==> branch amber: inputs <==
Design apb_wrapper, start of the top module:
module apb_wrapper#(parameter addr_width = 5, data_width = 16)(
    input bit pclk,                   
    input bit preset_n,               
    input logic transfer,  
    input logic [addr_width - 1 : 0] apb_paddr,  
    input logic [data_width - 1 : 0] apb_pwdata,  
    input logic apb_control ,         
    output logic [data_width - 1 : 0] apb_spwdata,   
    output logic [data_width - 1 : 0] apb_prdata  
    );
    logic [addr_width-1:0] paddr;
    logic pselx;
    bit penable;
    logic pwrite;
    logic [data_width-1:0] pwdata;
    logic [data_width/8-1:0] pstrb; 
    logic                    pready;
    logic [data_width -1:0]  prdata;
    apb_master #(.addr_width(addr_width), .data_width(data_width)) DUT (
        .pclk(pclk),
        .preset_n(preset_n),
        .pready(pready),
        .transfer(transfer),
        .prdata(prdata),
        .apb_paddr(apb_paddr),
        .apb_pwdata(apb_pwdata),
        .apb_control(apb_control),
        .paddr(paddr),
        .pselx(pselx),
        .penable(penable),
        .pwrite(pwrite),
        .pwdata(pwdata),
        .pstrb(pstrb),
        .apb_prdata(apb_prdata)
    );
     apb_slave #(
        .addr_width(addr_width),
        .data_width(data_width)
    ) dut (
        .pclk       (pclk),
        .preset_n   (preset_n),
        .pselx      (pselx),
        .penable    (penable),
        .pwrite     (pwrite),
        .paddr      (paddr),
        .pwdata     (pwdata),
        .apb_spwdata(apb_spwdata),
        .prdata     (prdata),
  ...
export LEC_CHECK = 0
export ABC_AREA = 1
export CAP_MARGIN = 10
export CELL_PAD_IN_SITES_DETAIL_PLACEMENT = 2
export CORE_ASPECT_RATIO = 1.06
export CORE_MARGIN = 4
export CORE_UTILIZATION = 36
export CTS_CLUSTER_DIAMETER = 152
export CTS_CLUSTER_SIZE = 23
export MIN_ROUTING_LAYER = met2
export SLEW_MARGIN = 40
create_clock -name core_clock -period 5.68 [get_ports {pclk}]
run.sh (not shown) runs the stock make flow with config.mk's settings and CLKGATE_MAP_FILE=.
==> branch cedar: changes against branch amber <==
==> flow/config.mk (replaced) <==
export PLATFORM = sky130hd
export DESIGN_NAME = apb_wrapper
export DESIGN_NICKNAME = apb_wrapper
export VERILOG_FILES = /design/flow/design.v
export SDC_FILE = /design/flow/constraint.sdc
export NUM_CORES = 4
export LEC_CHECK = 0
export ABC_AREA = 1
export CAP_MARGIN = 20
export CORE_MARGIN = 2
export CORE_UTILIZATION = 70
export SETUP_SLACK_MARGIN = 0.01
export SLEW_MARGIN = 20
==> flow/constraint.sdc (replaced) <==
create_clock -name core_clock -period 2.15 [get_ports {pclk}]
set_input_delay 0.4300 -clock core_clock [delete_from_list [all_inputs] [get_ports {pclk}]]
set_output_delay 0.4300 -clock core_clock [all_outputs]
set_load 0.01 [all_outputs]
==> impl_metrics.ini <==
; implementation run metrics
[timing]
layout_setup_ws_ns = -0.170
setup_viol = 220
grt_setup_unrepaired = yes

[worst_setup_path]
reg2reg_depth = 14

[run_status]
status = finished with violations
so.violations = negative setup slack

[place]
dp_cells = 2749
Source of the figures above: branch cedar

==> impl_metrics.ini <==
; implementation run metrics
[run_status]
status = finished clean

[finish]
design_area_um2 = 26400

[synthesis]
synth-seq-cells = 567

[min_path]
hold_depth = 0

[worst_setup_path]
reg2reg_depth = 12

[timing]
grt_setup_unrepaired = no
setup_viol = 0

[place]
dp_cells = 3004
Source of the figures above: branch amber


---

==> trial 63 <==
apb_wrapper again, from the RTL that the note above started with.
clock: 2.75 ns
lec_check: 0
cap_margin: 20
core_margin: 2
core_utilization: 70
place_density: 0.35
setup_slack_margin: 0.82
slew_margin: 20
==> trial 9 (differences from trial 63) <==
- CORE_UTILIZATION: 70 -> 44
- PLACE_DENSITY: 0.35 -> unset
- SETUP_SLACK_MARGIN: 0.82 -> unset
==> flow/constraint.sdc (replaced) <==
create_clock -name core_clock -period 3.86 [get_ports {pclk}]
set_input_delay 0.7720 -clock core_clock [delete_from_list [all_inputs] [get_ports {pclk}]]
set_output_delay 0.7720 -clock core_clock [all_outputs]
set_load 0.01 [all_outputs]
==> build 69 (differences from trial 63) <==
- CELL_PAD_IN_SITES_DETAIL_PLACEMENT: unset -> 1
- CORE_UTILIZATION: 70 -> 33
- PLACE_DENSITY: 0.35 -> 0.64
- SETUP_SLACK_MARGIN: 0.82 -> unset
==> flow/constraint.sdc (replaced) <==
create_clock -name core_clock -period 4.34 [get_ports {pclk}]
set_input_delay 0.8680 -clock core_clock [delete_from_list [all_inputs] [get_ports {pclk}]]
set_output_delay 0.8680 -clock core_clock [all_outputs]
set_load 0.01 [all_outputs]
==> results <==
|  | trial 9 | build 69 | trial 63 |
|---|---|---|---|
| Half-perimeter wire length after detailed placement | 36.91 mm | 40.59 mm | 38.30 mm |
| Final estimated routing congestion in global placement | 0.8818 | 0.8360 | 0.8894 |
| Layout Area Growth over Synthesis | 17.76% | 18.22% | 32.93% |
| Met3 capacity usage during global routing | 4.755% | 3.638% | 16.18% |
| Clock Power Share | 42.7% | 42.0% | 41.7% |
| Arrival @ worst endpoint | 3.46 ns | 3.69 ns | 3.61 ns |
| Share of the clock period used by the worst path | 79.89% | 76.94% | 119.1% |
| Die Height | 224.6 um | 258.7 um | 178.9 um |
| Launching element type of the critical path | flip-flop | input pin | flip-flop |
| Combinational Area | 0.004198 mm2 | 0.004194 mm2 | 0.005084 mm2 |
| Final setup slack of the worst path | 0.7761 ns | 1.001 ns | -0.5245 ns |
| Initial antenna violation count | 1 | 2 | 12 |
| Wire length of the first global-routing pass | 86.22 mm | 92.96 mm | 105.7 mm |
| Total iterations of the first detailed-routing run | 6 | 6 | 12 |
| Internal portion of total power | 10.03 mW | 8.771 mW | 14.00 mW |
| DR vias | 12540 | 12790 | 16950 |
| Count of plain and timing-repair buffers in the layout | 163 | 158 | 326 |
| Starting DRC count in detailed routing | 1687 | 1425 | 4419 |
| Status | complete, no violations | complete, no violations | failed layout checks |
| Layout check failures | - | - | negative setup slack |
| Total antenna diodes in the routed design | 0 | 0 | 6 |
| Net load switching power | 2.648 mW | 2.362 mW | 4.416 mW |

---

==> inputs of build 40 <==
==> flow/design.v <==
`timescale 1ns / 1ps
module apb_master#(parameter addr_width =5 , data_width = 16) (
    input bit pclk,                   
    input bit preset_n,               
    input logic pready,               
    input logic transfer,             
    input logic [data_width - 1 : 0] prdata,  
    input logic [addr_width - 1 : 0] apb_paddr,  
    input logic [data_width - 1 : 0] apb_pwdata,  
    input logic apb_control,          
    output logic [addr_width - 1 : 0] paddr,  
    output logic pselx,               
    output bit penable,               
    output logic pwrite,              
    output logic [data_width - 1 : 0] pwdata,  
    output logic [data_width / 8 - 1 : 0] pstrb,  
    output logic [data_width - 1 : 0] apb_prdata  
);
localparam logic [2:0] idle   = 3'b001;  
localparam logic [2:0] setup  = 3'b010;  
localparam logic [2:0] access = 3'b100;  
logic [2:0] present_state, next_state;   
logic [data_width - 1 : 0] temp_apb_prdata;
always_ff @(posedge pclk, negedge preset_n) begin
    if (!preset_n)
        present_state <= idle;       
    else
        present_state <= next_state;  
end
always_comb begin
    case (present_state)
        idle: begin
            if (transfer) begin
                next_state = setup;
            end else begin
                next_state = idle;
            end
        end
        setup: begin
            if (transfer) begin 
                next_state = access;
            end else begin
                next_state = idle;
            end
        end
        access: begin
            if (pready == 'b1) begin
                next_state = idle;
            end else begin
                next_state = access;  
            end
        end
        default: next_state = idle;   
    endcase
end
always_comb begin
    case (present_state)
        idle: begin
            pselx   = 'b0;   
            penable = 'b0;   
        end
        setup: begin
            pselx   = 'b1;   
            penable = 'b0;   
        end
        access: begin
            pselx   = 'b1;   
            penable = 'b1;   
        end
        default: begin
            pselx   = 'b0;
            penable = 'b0;
        end
    endcase
end           
always_comb begin
    if ((present_state == setup) || (present_state == access)) begin
        paddr = apb_paddr;  
        if (apb_control) begin  
            pwdata = apb_pwdata;
        end else begin  
            pwdata = 'b0;
        end
    end else begin  
        paddr = 'b0;
        pwdata = 'b0;
    end
end
always_ff @(posedge pclk, negedge preset_n) begin
    if (!preset_n) begin
        temp_apb_prdata <= '0;
    end else if (pready && !apb_control) begin
        temp_apb_prdata <= prdata;
    end
end
always_comb begin
    if (pwrite && pselx && penable) begin
        pstrb = {data_width / 8 {1'b1}};
    end else begin
        pstrb = 'b0;  
    end
end
assign pwrite = apb_control;
assign apb_prdata=temp_apb_prdata;
endmodule
`timescale 1ns / 1ps
module apb_slave#(
    parameter addr_width = 5,
    parameter data_width = 16
)(
    input  logic pclk,
    input  logic preset_n,
    input  logic pselx,
    input  logic penable,
    input  logic pwrite,
    input  logic [addr_width - 1 : 0] paddr,
    input  logic [data_width - 1 : 0] pwdata,
    output logic [data_width - 1 : 0] apb_spwdata,
    output logic [data_width - 1 : 0] prdata,
    output logic pready
);
    logic [data_width-1:0] mem [0:2**addr_width]; 
    typedef enum logic [1:0] {
        IDLE = 2'b00,
        SETUP = 2'b01,
        ACCESS = 2'b10
    } state_t;
    state_t present_state, next_state;
    always_ff @(posedge pclk or negedge preset_n) begin
        if (!preset_n)
            present_state <= IDLE;
        else
            present_state <= next_state;
    end 
    always_comb begin
        case (present_state)
            IDLE: begin
                if (pselx && !penable)  
                    next_state = SETUP;
                else
                    next_state = IDLE;
            end
            SETUP: begin
                if (pselx && penable)  
                    next_state = ACCESS;
                else
                    next_state = IDLE;
            end
            ACCESS: begin
                if (!pselx)  
                    next_state = IDLE;
                else
                    next_state = SETUP;  
            end
            default: next_state = IDLE;
        endcase
    end
    always_ff @(posedge pclk or negedge preset_n) begin
        if (!preset_n)
            pready <= 1'b0;
        else if (present_state == ACCESS)
            pready <= 1'b1;
        else
            pready <= 1'b0;
    end
    always_ff @(posedge pclk) begin
       if (pready && pwrite) begin
            mem[paddr] <= pwdata;
            apb_spwdata <= pwdata;
        end
    end
    always_ff @(posedge pclk) begin
        if (pready && !pwrite)
            prdata <= mem[paddr];
    end
endmodule
`timescale 1ns / 1ps
module apb_wrapper#(parameter addr_width = 5, data_width = 16)(
    input bit pclk,                   
    input bit preset_n,               
    input logic transfer,  
    input logic [addr_width - 1 : 0] apb_paddr,  
    input logic [data_width - 1 : 0] apb_pwdata,  
    input logic apb_control ,         
    output logic [data_width - 1 : 0] apb_spwdata,   
    output logic [data_width - 1 : 0] apb_prdata  
    );
    logic [addr_width-1:0] paddr;
    logic pselx;
    bit penable;
    logic pwrite;
    logic [data_width-1:0] pwdata;
    logic [data_width/8-1:0] pstrb; 
    logic                    pready;
    logic [data_width -1:0]  prdata;
    apb_master #(.addr_width(addr_width), .data_width(data_width)) DUT (
        .pclk(pclk),
        .preset_n(preset_n),
        .pready(pready),
        .transfer(transfer),
        .prdata(prdata),
        .apb_paddr(apb_paddr),
        .apb_pwdata(apb_pwdata),
        .apb_control(apb_control),
        .paddr(paddr),
        .pselx(pselx),
        .penable(penable),
        .pwrite(pwrite),
        .pwdata(pwdata),
        .pstrb(pstrb),
        .apb_prdata(apb_prdata)
    );
     apb_slave #(
        .addr_width(addr_width),
        .data_width(data_width)
    ) dut (
        .pclk       (pclk),
        .preset_n   (preset_n),
        .pselx      (pselx),
        .penable    (penable),
        .pwrite     (pwrite),
        .paddr      (paddr),
        .pwdata     (pwdata),
        .apb_spwdata(apb_spwdata),
        .prdata     (prdata),
        .pready     (pready)
    );
endmodule
==> flow/run.sh <==
#!/bin/bash
# the make line also repeats each setting of config.mk as NAME=value (left out here)
make -C /OpenROAD-flow-scripts/flow DESIGN_CONFIG=/design/flow/config.mk WORK_HOME=/design/flow/orfs CLKGATE_MAP_FILE= finish
==> flow/config.mk <==
export PLATFORM = sky130hd
export DESIGN_NAME = apb_wrapper
export DESIGN_NICKNAME = apb_wrapper
export VERILOG_FILES = /design/flow/design.v
export SDC_FILE = /design/flow/constraint.sdc
export NUM_CORES = 4
export LEC_CHECK = 0
export CAP_MARGIN = 40
export CELL_PAD_IN_SITES_GLOBAL_PLACEMENT = 3
export CORE_MARGIN = 2
export CORE_UTILIZATION = 68
export MIN_ROUTING_LAYER = met1
export PLACE_DENSITY_LB_ADDON = 0.15
export SLEW_MARGIN = 35
==> flow/constraint.sdc <==
create_clock -name core_clock -period 4.72 [get_ports {pclk}]
set_input_delay 0.9440 -clock core_clock [delete_from_list [all_inputs] [get_ports {pclk}]]
set_output_delay 0.9440 -clock core_clock [all_outputs]
set_load 0.01 [all_outputs]
==> build 8 (differences from build 40) <==
==> flow/config.mk (replaced) <==
export PLATFORM = sky130hd
export DESIGN_NAME = apb_wrapper
export DESIGN_NICKNAME = apb_wrapper
export VERILOG_FILES = /design/flow/design.v
export SDC_FILE = /design/flow/constraint.sdc
export NUM_CORES = 4
export LEC_CHECK = 0
export CAP_MARGIN = 20
export CORE_MARGIN = 4
export CORE_UTILIZATION = 36
export CTS_CLUSTER_SIZE = 53
export MIN_ROUTING_LAYER = met2
export SLEW_MARGIN = 10
==> flow/constraint.sdc (replaced) <==
create_clock -name core_clock -period 5.68 [get_ports {pclk}]
set_input_delay 1.1360 -clock core_clock [delete_from_list [all_inputs] [get_ports {pclk}]]
set_output_delay 1.1360 -clock core_clock [all_outputs]
set_load 0.01 [all_outputs]
==> qor summary <==
| metric | build 8 | build 40 |
|---|---|---|
| Result of the run | no timing/DRC/antenna violations | aborted with a tool error |
| Failing step | - | global placement without I/O |
| Area fraction in full adders, half adders and majority gates | 0% | 0% |
| Synthesis area per yosys | 21,420 um^2 | 21,420 um^2 |
| Die Height | 251.9 um | 181.5 um |
| Yosys warnings | 2 | 2 |
| Core Density at Floorplan | 36.35% | 69.46% |
| Unique cell type count in the Yosys netlist | 64 | 64 |
| Main flop type | edfxtp_1 | edfxtp_1 |
| Multiplexer area fraction after synthesis | 4.773% | 4.773% |
| And+or+nand+nor area frac | 4.867% | 4.867% |
| Per-instance average area after synthesis | 17.54 um^2 | 17.54 um^2 |
| Std-Cell Rows | 89 | 64 |
| Die ar. | 63,450 um^2 | 32,930 um^2 |
| Number of standard cells reported by yosys | 1,221 | 1,221 |
| Number of flops mapped to enable cells by yosys | 544 | 544 |
| Portion of synthesized cell area occupied by the leading cell type | 76.28% | 76.28% |
| Synthesized cell area | 21,420 um^2 | 21,420 um^2 |
| X dimension of the die | 251.9 um | 181.5 um |
| Area fraction in compound gates | 9.669% | 9.669% |
| Sequential element share of the synthesized area | 78.98% | 78.98% |
| Core outline area | 58,910 um^2 | 30,830 um^2 |
| Syn nets | 1,246 | 1,246 |
| Synth Instances | 1,221 | 1,221 |

---

==> inputs of job 6914 <==
RTL: the design.v shown in full above, as it stands there.
==> flow/config.mk <==
export PLATFORM = sky130hd
export DESIGN_NAME = apb_wrapper
export DESIGN_NICKNAME = apb_wrapper
export VERILOG_FILES = /design/flow/design.v
export SDC_FILE = /design/flow/constraint.sdc
export NUM_CORES = 4
export LEC_CHECK = 0
export CAP_MARGIN = 20
export CORE_MARGIN = 2
export CORE_UTILIZATION = 10
export SLEW_MARGIN = 20
==> flow/constraint.sdc <==
create_clock -name core_clock -period 5.06 [get_ports {pclk}]
set_input_delay 1.0120 -clock core_clock [delete_from_list [all_inputs] [get_ports {pclk}]]
set_output_delay 1.0120 -clock core_clock [all_outputs]
set_load 0.01 [all_outputs]
==> job 3540 (differences from job 6914) <==
--- a/flow/config.mk
+++ b/flow/config.mk
@@ -7,5 +7,7 @@
 export LEC_CHECK = 0
 export CAP_MARGIN = 20
 export CORE_MARGIN = 2
-export CORE_UTILIZATION = 10
+export CORE_UTILIZATION = 72
+export PLACE_DENSITY = 0.66
+export SETUP_SLACK_MARGIN = 0.53
 export SLEW_MARGIN = 20
==> flow/constraint.sdc (replaced) <==
create_clock -name core_clock -period 4.15 [get_ports {pclk}]
set_input_delay 0.8300 -clock core_clock [delete_from_list [all_inputs] [get_ports {pclk}]]
set_output_delay 0.8300 -clock core_clock [all_outputs]
set_load 0.01 [all_outputs]
==> job 4781 (differences from job 6914) <==
--- a/flow/config.mk
+++ b/flow/config.mk
@@ -7,5 +7,6 @@
 export LEC_CHECK = 0
 export CAP_MARGIN = 20
 export CORE_MARGIN = 2
-export CORE_UTILIZATION = 10
+export CORE_UTILIZATION = 70
+export SETUP_SLACK_MARGIN = 0.83
 export SLEW_MARGIN = 20
==> flow/constraint.sdc (replaced) <==
create_clock -name core_clock -period 3.1 [get_ports {pclk}]
set_input_delay 0.6200 -clock core_clock [delete_from_list [all_inputs] [get_ports {pclk}]]
set_output_delay 0.6200 -clock core_clock [all_outputs]
set_load 0.01 [all_outputs]
==> reports/metrics.yaml <==
setup_path:
  slowest_stage: "a2111oi_0"
  ff2ff_path_depth: 5
routing:
  antenna_cells: 0
  dr_total_vias: 12970
finish:
  clkbuf_count: 61
die:
  rows: 63
outcome:
  status: "no timing/DRC/antenna violations"
placed_design:
  dp_cells: 1694
[end of results for job 3540]
==> reports/metrics.yaml <==
outcome:
  status: "no timing/DRC/antenna violations"
finish:
  final_area_um2: 27850
  largest_class: "sequential cells"
die:
  rows: 169
routing:
  antenna_cells: 2
  wirelength_met1_um: 25560
  dr_total_vias: 12430
setup_path:
  slowest_stage: "o21a_1"
  ff2ff_path_depth: 6
flow_run:
  maxCapViolCount: 0
synthesis:
  top_cells_by_area: "edfxtp_1 76%, a22oi_1 2.9%, mux2_2 2.7%, dfrtp_1 2.5%, mux2i_1 1.4%"
placed_design:
  dp_cells: 4111
[end of results for job 6914]
==> reports/metrics.yaml <==
global_routing:
  use_met3: 0.1219
routing:
  drt_pass1_iterations: 8
  dr_total_vias: 13700
  antenna_cells: 1
placed_design:
  gp_congestion: 0.9338
  dp_cells: 1738
outcome:
  status: "no timing/DRC/antenna violations"
die:
  rows: 64
  die_area_um2: 32010
synthesis:
  syn_area_um2: 21420
setup_path:
  critPathMaxFanout: 11
  slowest_stage: "or4_4"
[end of results for job 4781]
Power is estimated from default activity; no workload was simulated.
